==> flow/design.v (excerpt) <==
module rgb2hsv(
        input clock,
        input reset_n,
        input in_valid,
        input [7:0] in_red,
        input [7:0] in_green,
        input [7:0] in_blue,
        input in_visual,
        input in_done,
        output out_valid,
        output [7:0] out_red,
        output [7:0] out_green,
        output [7:0] out_blue,
        output [7:0] out_hue,
        output [7:0] out_saturation,
        output [7:0] out_brightness,
        output out_visual,
        output out_done
    );
make LEC_CHECK=0 CAP_MARGIN=20 CORE_MARGIN=2 CORE_UTILIZATION=40 SLEW_MARGIN=20 finish   # period 58.4 ns
run.sh (not shown) runs the stock make flow with config.mk's settings and CLKGATE_MAP_FILE=.
The first run produced a layout that fails on setup timing.
Rerun with:
CORE_MARGIN = 9   (was 2)
CTS_CLUSTER_DIAMETER = 60   (was unset)
CTS_CLUSTER_SIZE = 100   (was unset)
clock period = 80.0 ns   (was 58.4 ns; I/O delays follow)
After rerunning: Now the flow went through all stages and came out clean. Non-clock buffer count shrinks by 1441. Cell count shrinks by 20%. Wire length shrinks by 14%. Synthesized cell count stays the same. Via count shrinks by 15%. Design area shrinks by 23%. Count of clock-buffer cells in the layout shrinks by 14. Setup slack is better by 14 ns. Flip-flop count is unchanged.
Rerun with:
CORE_MARGIN = 2   (was 9)
CTS_CLUSTER_DIAMETER = unset   (was 60)
CTS_CLUSTER_SIZE = unset   (was 100)
SETUP_SLACK_MARGIN = 5.0   (was unset)
clock period = 76.2 ns   (was 80.0 ns; I/O delays follow)
=> Routed wire length goes up by 1.8%; first-iteration DRC count drops by 8.2%; utilization goes up by 1.9 points; register-to-register slack improved by 0.34 ns; design area is higher by 5.0%; flip-flop count stays the same; non-clock buffer count is higher by 123; synthesized area is unchanged.
Rerun with:
CORE_UTILIZATION = 12   (was 40)
SETUP_SLACK_MARGIN = unset   (was 5.0)
clock period = 103.0 ns   (was 76.2 ns; I/O delays follow)
Outcome: Global-route usage decreases by 15 points. Cell area hardly moves. Setup slack improved by 6.7 ns. Fmax decreases by 22%. Wire length increases by 2.0%.
Rerun with:
CORE_UTILIZATION = 66   (was 12)
clock period = 66.3 ns   (was 103.0 ns; I/O delays follow)
=> The changed run completed and failed the layout checks on setup timing. Worst setup slack gets worse by 15 ns. Wire length grows by a few percent. Maximum frequency came out higher by a quarter to a third. Cell count shrinks by a quarter to a third. Die size came out lower by well over a third. Design area increases by a few percent. Utilization rose by 68 points. Synthesized cell count is unchanged. Non-clock buffer count went up by 491.
Rerun with:
CORE_UTILIZATION = 40   (was 66)
clock period = 80.0 ns   (was 66.3 ns; I/O delays follow)
The changed run passed the timing, DRC and antenna checks.
Wire length went down by 7.6%.
Cell area is lower by about 8%.
Count of clock-buffer cells in the layout rises by 7.
Die size came out higher by about 60%.
Maximum frequency goes down by about 8%.
Clock skew went down by 0.0039 ns.
Synthesized area does not change.
Setup slack is better by 8.0 ns.
Sequential share of layout area is higher by 1.2 points.

========
== run 1 ==
rgb2hsv again, from the RTL that the note above started with.
==> flow/config.mk <==
export PLATFORM = sky130hd
export DESIGN_NAME = rgb2hsv
export DESIGN_NICKNAME = rgb2hsv
export VERILOG_FILES = /design/flow/design.v
export SDC_FILE = /design/flow/constraint.sdc
export NUM_CORES = 4
export LEC_CHECK = 0
export ABC_AREA = 1
export CAP_MARGIN = 15
export CORE_MARGIN = 2
export CORE_UTILIZATION = 72
export CTS_CLUSTER_DIAMETER = 215
export CTS_CLUSTER_SIZE = 22
export SLEW_MARGIN = 20
==> flow/constraint.sdc <==
create_clock -name core_clock -period 67.8 [get_ports {clock}]
set_input_delay 13.5600 -clock core_clock [delete_from_list [all_inputs] [get_ports {clock}]]
set_output_delay 13.5600 -clock core_clock [all_outputs]
set_load 0.01 [all_outputs]
[inputs] run 2 vs run 1
# run 1
export LEC_CHECK = 0
export ABC_AREA = 1
export CAP_MARGIN = 15
export CORE_MARGIN = 2
export CORE_UTILIZATION = 72
export CTS_CLUSTER_DIAMETER = 215
export CTS_CLUSTER_SIZE = 22
export SLEW_MARGIN = 20
create_clock -name core_clock -period 67.8 [get_ports {clock}]
# run 2
export LEC_CHECK = 0
export CAP_MARGIN = 20
export CORE_MARGIN = 2
export CORE_UTILIZATION = 28
export SLEW_MARGIN = 20
create_clock -name core_clock -period 76.2 [get_ports {clock}]
## What came out
Critical path launch point = dif5[6]: run 1; critical path launch point = max_value5[6]: run 2. [compare] base=run 1 new=run 2: number of placed instances with taps included saw a decrease; clock period minus final worst setup slack climbed 8160 ps; number of vias per cell after detailed routing went down 0.27. Run 2 — final worst-path cycle share 0.33 points higher, run 1 as reference. Combined area of all synthesized cells improves in run 2 relative to run 1. Relative to run 1, die size has increased by 0.071 mm² in run 2. Run 2 vs run 1: pre-placement core utilization down.
Here is what was changed in the inputs of run 3 compared with run 2.
# run 2
export LEC_CHECK = 0
export CAP_MARGIN = 20
export CORE_MARGIN = 2
export CORE_UTILIZATION = 28
export SLEW_MARGIN = 20
create_clock -name core_clock -period 76.2 [get_ports {clock}]
# run 3
export LEC_CHECK = 0
export CAP_MARGIN = 20
export CORE_MARGIN = 2
export CORE_UTILIZATION = 72
export CTS_CLUSTER_SIZE = 34
export SLEW_MARGIN = 20
create_clock -name core_clock -period 73.0 [get_ports {clock}]
--- outcome ---
- First-pass GRT wire length in run 3 is about 0.8% below run 2.
- Run 3 ends up with lower final worst slack than run 2 does.
- Taking run 2 as 1.0, run 3 lands at 1.2 on non-clock buffer count.
- Run 3 against run 2: critical path depth now larger; final area now smaller.
- The topmost layer with routed signal wires comes out met5 in one run and met4 in the other, namely in run 3 and run 2 respectively.
- Diff run 3..run 2 | synthesized area divided by synthesized cell count | unchanged

========
== pepper ==
rgb2hsv again, from the RTL that the note above started with.
clock: 60.8 ns
lec_check: 0
abc_area: 1
cap_margin: 20
core_margin: 2
core_utilization: 72
cts_cluster_size: 34
place_density_lb_addon: 0.26
slew_margin: 20
Finished, but not clean: pepper, with negative setup slack.
--- input diff pepper..indigo ---
Settings: ABC_AREA removed (was 1); CAP_MARGIN changed from 20 to 15; PLACE_DENSITY_LB_ADDON removed (was 0.26); CTS_CLUSTER_SIZE removed (was 34); the clock period (ns, I/O delays scaled along) changed from 60.8 to 67.8.
### Flow results
[indigo] flow finished | final checks: failed | reasons: negative setup slack
The global-route wire length before repair in indigo sits 7.4% below the value recorded for pepper.
Share of the clock period used by the worst path after layout (indigo over pepper): decrease, 3.4 points
indigo has parity-gate share of the synthesized area counting xor and xnor cells below what pepper had.
For the portion of netlist area occupied by mux cells, indigo came in 4.1 points higher than pepper did.
--- input diff indigo..garnet ---
Settings: ABC_AREA: unset -> 1; CTS_CLUSTER_SIZE: unset -> 15; CTS_CLUSTER_DIAMETER: unset -> 301.
Delta (garnet minus indigo): share of the cycle needed by the critical path after routing saw a decrease, synthesized cell count increased by 1,854 relative to the old numbers, number of gates given a new drive strength after cts went down. garnet ended with every stage complete and zero timing, DRC or antenna violations. Route | garnet vs indigo | wire shorter in garnet. Horizontal die size grows by a little under 10% when moving from indigo to garnet.
For zinc, these inputs were changed with respect to garnet:
Settings: clearing CTS_CLUSTER_DIAMETER, which used to be 301; swapping 72 for 40 in CORE_UTILIZATION; clearing CTS_CLUSTER_SIZE, which used to be 15; clearing ABC_AREA, which used to be 1; swapping 15 for 20 in CAP_MARGIN; swapping 67.8 for 76.2 in the clock period (ns, I/O delays scaled along).
Clock buffer count from CTS: zinc > garnet
From garnet to zinc the numbers moved as follows: clock network area share rose by 1.6 points; post-placement setup slack rose by 620 ps.
Taking garnet as the reference, in zinc wire length on met1 went up about 9%, via total after detailed routing decreased about 17%, area of the chip up about 50%, final setup skew rose by 8.4 ps.
[inputs] willow vs zinc
Settings: setting ABC_AREA to 1 for the first time; changing CORE_UTILIZATION from 40 to 69; changing the clock period (ns, I/O delays scaled along) from 76.2 to 103.0.
[summary]
willow completed; timing, DRC and antenna clean
Compare zinc and willow | post-synthesis cell count lower: zinc
willow against zinc; wire length on met1 is down by a little under 10%.
zinc vs willow, highest routing layer actually used: met5 vs met4
Diff zinc -> willow: highest net fanout along the worst path went up by 21; non-clock inverter total of the final layout went up by about 370%; count of placed standard cells in the final layout, fillers left out went up by 1,321.
Compared to zinc, willow leaves less free space in the core.
Going from zinc to willow, via count of the routed design grows by 5,741.
Number of ordinary and repair buffers in the finished layout ended up 207 lower on willow than on zinc.

========
Starting RTL as in the previous note.
Settings: LEC_CHECK=0, ABC_AREA=1, CAP_MARGIN=20, CORE_MARGIN=2, CORE_UTILIZATION=68, CTS_CLUSTER_SIZE=32, MAX_ROUTING_LAYER=met4, PLACE_DENSITY=0.62, SETUP_SLACK_MARGIN=-2.0, SLEW_MARGIN=20; clock period 56.0 ns.
The starting point completed and failed the layout checks on setup timing.
Next try:
Settings changed: CORE_UTILIZATION 68 to 70, PLACE_DENSITY 0.62 to unset.
Clock period 56.0 ns to 53.6 ns, I/O delays scaled along.
Outcome: Now the flow did not get past global routing (GRT-0116); die area decreases by 2.8%; synthesized cell count stays the same; area after synthesis is unchanged.
Next try:
Settings changed: ABC_AREA 1 to unset, CORE_UTILIZATION 70 to 66, CTS_CLUSTER_DIAMETER set to 232, CTS_CLUSTER_SIZE 32 to unset, SETUP_SLACK_MARGIN -2.0 to unset, TNS_END_PERCENT set to 5.
Clock period 53.6 ns to 67.2 ns, I/O delays scaled along.
Effect: This time the run finished but failed the layout checks on setup timing. Synthesized cell count falls by a quarter to a third. Die area falls by roughly a tenth. Area after synthesis came out lower by about a fifth.
Next try:
Settings changed: CORE_UTILIZATION 66 to 68, CTS_CLUSTER_DIAMETER 232 to 80.
Clock period 67.2 ns to 71.7 ns, I/O delays scaled along.
After rerunning: The changed run produced a clean layout. Clock-buffer cell count goes up by 8. Clock skew falls by 12 ps.
Next try:
Settings changed: ABC_AREA set to 1, CORE_UTILIZATION 68 to 72, CTS_CLUSTER_DIAMETER 80 to unset, CTS_CLUSTER_SIZE set to 34, MAX_ROUTING_LAYER met4 to unset, PLACE_DENSITY_LB_ADDON set to 0.26, TNS_END_PERCENT 5 to unset.
Clock period 71.7 ns to 60.5 ns, I/O delays scaled along.
With this change the flow produced a layout that fails on setup timing.
Count of clock-buffer cells in the layout shrinks by 1.
Routed wire length rises by about 18%.
Worst hold slack degrades by 17 ps.
Via count rises by about 22%.
Die area came out higher by about 12%.
Next try:
Settings changed: CTS_CLUSTER_DIAMETER set to 260, CTS_CLUSTER_SIZE 34 to 98, PLACE_DENSITY set to 0.42, PLACE_DENSITY_LB_ADDON 0.26 to unset.
Clock period 60.5 ns to 49.5 ns, I/O delays scaled along.
Outcome: The changed run stopped in clock tree synthesis on DPL-0038; area after synthesis is unchanged; die area stays the same; synthesized cell count stays the same.

========
The RTL this note starts from:
==> flow/design.v <==
module rgb2hsv(
        input clock,
        input reset_n,
        input in_valid,
        input [7:0] in_red,
        input [7:0] in_green,
        input [7:0] in_blue,
        input in_visual,
        input in_done,
        output out_valid,
        output [7:0] out_red,
        output [7:0] out_green,
        output [7:0] out_blue,
        output [7:0] out_hue,
        output [7:0] out_saturation,
        output [7:0] out_brightness,
        output out_visual,
        output out_done
    );
    reg valid1;
    reg [7:0] red1;
    reg [7:0] green1;
    reg [7:0] blue1;
    reg visual1;
    reg done1;
    reg [7:0] max_value1;
    reg [1:0] max_index1;
    reg [7:0] min_value1;
    reg [1:0] min_index1;
    always @(posedge clock)
    begin
        if (reset_n) begin
            valid1 <= in_valid;
            red1[7:0] <= in_red[7:0];
            green1[7:0] <= in_green[7:0];
            blue1[7:0] <= in_blue[7:0];
            visual1 <= in_visual;
            done1 <= in_done;
            if (in_red >= in_green) begin
                if (in_red >= in_blue) begin
                    max_value1[7:0] <= in_red[7:0];
                    max_index1[1:0] <= 1;
                end
                else begin
                    max_value1[7:0] <= in_blue[7:0];
                    max_index1[1:0] <= 3;
                end
            end
            else begin
                if (in_blue >= in_green) begin
                    max_value1[7:0] <= in_blue[7:0];
                    max_index1[1:0] <= 3;
                end
                else begin
                    max_value1[7:0] <= in_green[7:0];
                    max_index1[1:0] <= 2;
                end
            end
            if (in_red < in_green) begin
                if (in_red < in_blue) begin
                    min_value1[7:0] <= in_red[7:0];
                    min_index1[1:0] <= 1;
                end
                else begin
                    min_value1[7:0] <= in_blue[7:0];
                    min_index1[1:0] <= 3;
                end
            end
            else begin
                if (in_blue < in_green) begin
                    min_value1[7:0] <= in_blue[7:0];
                    min_index1[1:0] <= 3;
                end
                else begin
                    min_value1[7:0] <= in_green[7:0];
                    min_index1[1:0] <= 2;
                end
            end
        end 
        else begin
            valid1 <= 1'b0;
            red1[7:0] <= 8'b0;
            green1[7:0] <= 8'b0;
            blue1[7:0] <= 8'b0;
            visual1 <= 1'b0;
            done1 <= 1'b0;
            max_value1[7:0] <= 8'd0;
            max_index1[1:0] <= 2'd0; 
            min_value1[7:0] <= 8'd0; 
            min_index1[1:0] <= 2'd0;
        end
    end
    reg valid2;
    reg [7:0] red2;
    reg [7:0] green2;
    reg [7:0] blue2;
    reg visual2;
    reg done2;
    reg [7:0] dif2;
    reg [7:0] max_value2;
    reg [1:0] max_index2;
    reg [7:0] min_value2;
    reg [1:0] min_index2;
    always @(posedge clock)
    begin
        if (reset_n) begin
            valid2 <= valid1;
            red2[7:0] <= red1[7:0];
            green2[7:0] <= green1[7:0];
            blue2[7:0] <= blue1[7:0];
            visual2 <= visual1;
            done2 <= done1;
            dif2[7:0] <= max_value1[7:0] - min_value1[7:0];
            max_value2[7:0] <= max_value1[7:0];
            max_index2[1:0] <= max_index1[1:0];
            min_value2[7:0] <= min_value1[7:0];
            min_index2[1:0] <= min_index1[1:0];
        end 
        else begin
            valid2 <= 1'b0;
            red2[7:0] <= 8'b0;
            green2[7:0] <= 8'b0;
            blue2[7:0] <= 8'b0;
            visual2 <= 1'b0;
            done2 <= 1'b0;
            dif2[7:0] <= 8'd0;
            max_value2[7:0] <= 8'd0;
            max_index2[1:0] <= 2'd0;
            min_value2[7:0] <= 8'd0; 
            min_index2[1:0] <= 2'd0;
        end
    end
    reg valid3;
    reg [7:0] red3;
    reg [7:0] green3;
    reg [7:0] blue3;
    reg visual3;
    reg done3;
    reg [11:0] hue3;
    reg [7:0] dif3;
    reg [7:0] max_value3;
    reg [1:0] max_index3;
    reg [7:0] min_value3;
    reg [1:0] min_index3;
    always @(posedge clock)
    begin
        if (reset_n) begin
            valid3 <= valid2;
            red3[7:0] <= red2[7:0];
            green3[7:0] <= green2[7:0];
            blue3[7:0] <= blue2[7:0];
            visual3 <= visual2;
            done3 <= done2;
            dif3[7:0] <= dif2[7:0];
            max_value3[7:0] <= max_value2[7:0];
            max_index3[1:0] <= max_index2[1:0];
            min_value3[7:0] <= min_value2[7:0];
            min_index3[1:0] <= min_index2[1:0];
            if (dif2 > 0) begin
                if (max_index2 == 1) begin
                    if (green2 < blue2) begin
                        hue3[11:0] <= ((blue2 - green2) << 4);
                    end
                    else begin
                        hue3[11:0] <= ((green2 - blue2) << 4);
                    end
                end
                if (max_index2 == 2) begin
                    if (blue2 < red2) begin
                        hue3[11:0] <= ((red2 - blue2) << 4);
                    end
                    else begin
                        hue3[11:0] <= ((blue2 - red2) << 4);
                    end
                end
                if (max_index2 == 3) begin
                    if (red2 < green2) begin
                        hue3[11:0] <= ((green2 - red2) << 4);
                    end
                    else begin
                        hue3[11:0] <= ((red2 - green2) << 4);
                    end
                end
            end
            else begin
                hue3[11:0] <= 12'd0;             
            end
        end
        else begin
            valid3 <= 1'b0;
            red3[7:0] <= 8'b0;
            green3[7:0] <= 8'b0;
            blue3[7:0] <= 8'b0;
            visual3 <= 1'b0;
            done3 <= 1'b0;
            hue3[11:0] <= 12'd0;
            dif3[7:0] <= 8'd0;
            max_value3[7:0] <= 8'd0;
            max_index3[1:0] <= 2'd0;
            min_value3[7:0] <= 8'd0;
            min_index3[1:0] <= 2'd0;
        end
    end
    reg valid4;
    reg [7:0] red4;
    reg [7:0] green4;
    reg [7:0] blue4;
    reg visual4;
    reg done4;
    reg [11:0] hue4;
    reg [7:0] dif4;
    reg [7:0] max_value4;
    reg [1:0] max_index4;
    always @(posedge clock)
    begin
        if (reset_n) begin
            valid4 <= valid3;
            red4[7:0] <= red3[7:0];
            green4[7:0] <= green3[7:0];
            blue4[7:0] <= blue3[7:0];
            visual4 <= visual3;
            done4 <= done3;          
            dif4[7:0] <= dif3[7:0];
            max_value4[7:0] <= max_value3[7:0];
            max_index4 <= max_index3;
            hue4[11:0] <= (hue3 / dif3);
        end
        else begin
            valid4 <= 1'b0;
            red4[7:0] <= 8'b0;
            green4[7:0] <= 8'b0;
            blue4[7:0] <= 8'b0;
            visual4 <= 1'b0;
            done4 <= 1'b0;
            hue4[11:0] <= 12'd0;
            dif4[7:0] <= 8'd0;
            max_value4 <= 8'd0;
            max_index4[1:0] <= 2'd0;
        end
    end
    reg valid5;
    reg [7:0] red5;
    reg [7:0] green5;
    reg [7:0] blue5;
    reg visual5;
    reg done5;
    reg [11:0] hue5;
    reg [7:0] dif5;
    reg [7:0] max_value5;
    always @(posedge clock)
    begin
        if (reset_n) begin
            valid5 <= valid4;
            red5[7:0] <= red4[7:0];
            green5[7:0] <= green4[7:0];
            blue5[7:0] <= blue4[7:0];
            visual5 <= visual4;
            done5 <= done4;
            dif5[7:0] <= dif4[7:0];
            max_value5[7:0] <= max_value4[7:0];
            if (dif4 > 0) begin
                if (max_index4 == 1) begin
                    if (green4 < blue4) begin
                        hue5[11:0] <= 96 - hue4;
                    end
                    else begin
                        hue5[11:0] <= 0 + hue4;
                    end
                end
                if (max_index4 == 2) begin
                    if (blue4 < red4) begin
                        hue5[11:0] <= 32 - hue4;
                    end
                    else begin
                        hue5[11:0] <= 32 + hue4;
                    end
                end
                if (max_index4 == 3) begin
                    if (red4 < green4) begin
                        hue5[11:0] <= 64 - hue4;
                    end
                    else begin
                        hue5[11:0] <= 64 + hue4;
                    end
                end
            end
            else begin
                hue5[11:0] <= 12'd0;             
            end
        end
        else begin
            valid5 <= 1'b0;
            red5[7:0] <= 8'b0;
            green5[7:0] <= 8'b0;
            blue5[7:0] <= 8'b0;
            visual5 <= 1'b0;
            done5 <= 1'b0;
            dif5[7:0] <= 8'd0;
            max_value5[7:0] <= 8'd0;
            hue5[11:0] <= 12'd0;
        end
    end
    reg valid;
    reg [7:0] red;
    reg [7:0] green;
    reg [7:0] blue;
    reg visual;
    reg done;
    reg [18:0] hue;
    reg [7:0] saturation;
    reg [7:0] max_value;
    always @(posedge clock)
    begin
        if (reset_n) begin
            valid <= valid5;
            red[7:0] <= red5[7:0];
            green[7:0] <= green5[7:0];
            blue[7:0] <= blue5[7:0];
            visual <= visual5;
            done <= done5;
            max_value[7:0] <= max_value5[7:0];
            hue[18:0] <= (85 * hue5);
            if (max_value5 == 0) begin
                saturation[7:0] <= 8'd0;
            end
            else begin
                saturation[7:0] <= 255 * dif5 / max_value5;
            end
        end
        else begin 
            valid <= 1'b0;
            red[7:0] <= 8'b0;
            green[7:0] <= 8'b0;
            blue[7:0] <= 8'b0;
            visual <= 1'b0;
            done <= 1'b0;
            max_value[7:0] <= 8'd0;
            hue[18:0] <= 19'd0;
            saturation [7:0] <= 8'd0;
        end
    end
    assign out_valid = valid;
    assign out_red[7:0] = red[7:0];
    assign out_green[7:0] = green[7:0];  
    assign out_blue[7:0] = blue[7:0];
    assign out_hue[7:0] = hue[12:5];
    assign out_saturation[7:0] = saturation[7:0];
    assign out_brightness[7:0] = max_value[7:0];
    assign out_visual = visual;
    assign out_done = done;
endmodule
export LEC_CHECK = 0
export ABC_AREA = 1
export CAP_MARGIN = 20
export CORE_MARGIN = 2
export CORE_UTILIZATION = 72
export CTS_CLUSTER_SIZE = 34
export PLACE_DENSITY_LB_ADDON = 0.04
export SLEW_MARGIN = 20
create_clock -name core_clock -period 60.6 [get_ports {clock}]
The first run completed, yet does not pass: max-capacitance violations, max-slew violations, negative setup slack.
Change:
Settings changed: PLACE_DENSITY_LB_ADDON 0.04 to 0.26.
Clock period 60.6 ns to 60.7 ns, I/O delays scaled along.
After rerunning: The changed run ran to the end with violations: negative setup slack; die size is unchanged; routed wire length goes up by 1.1%; fmax goes down by 0.69%; non-clock buffer count goes down by 31; global-route usage goes up by 0.18 points.
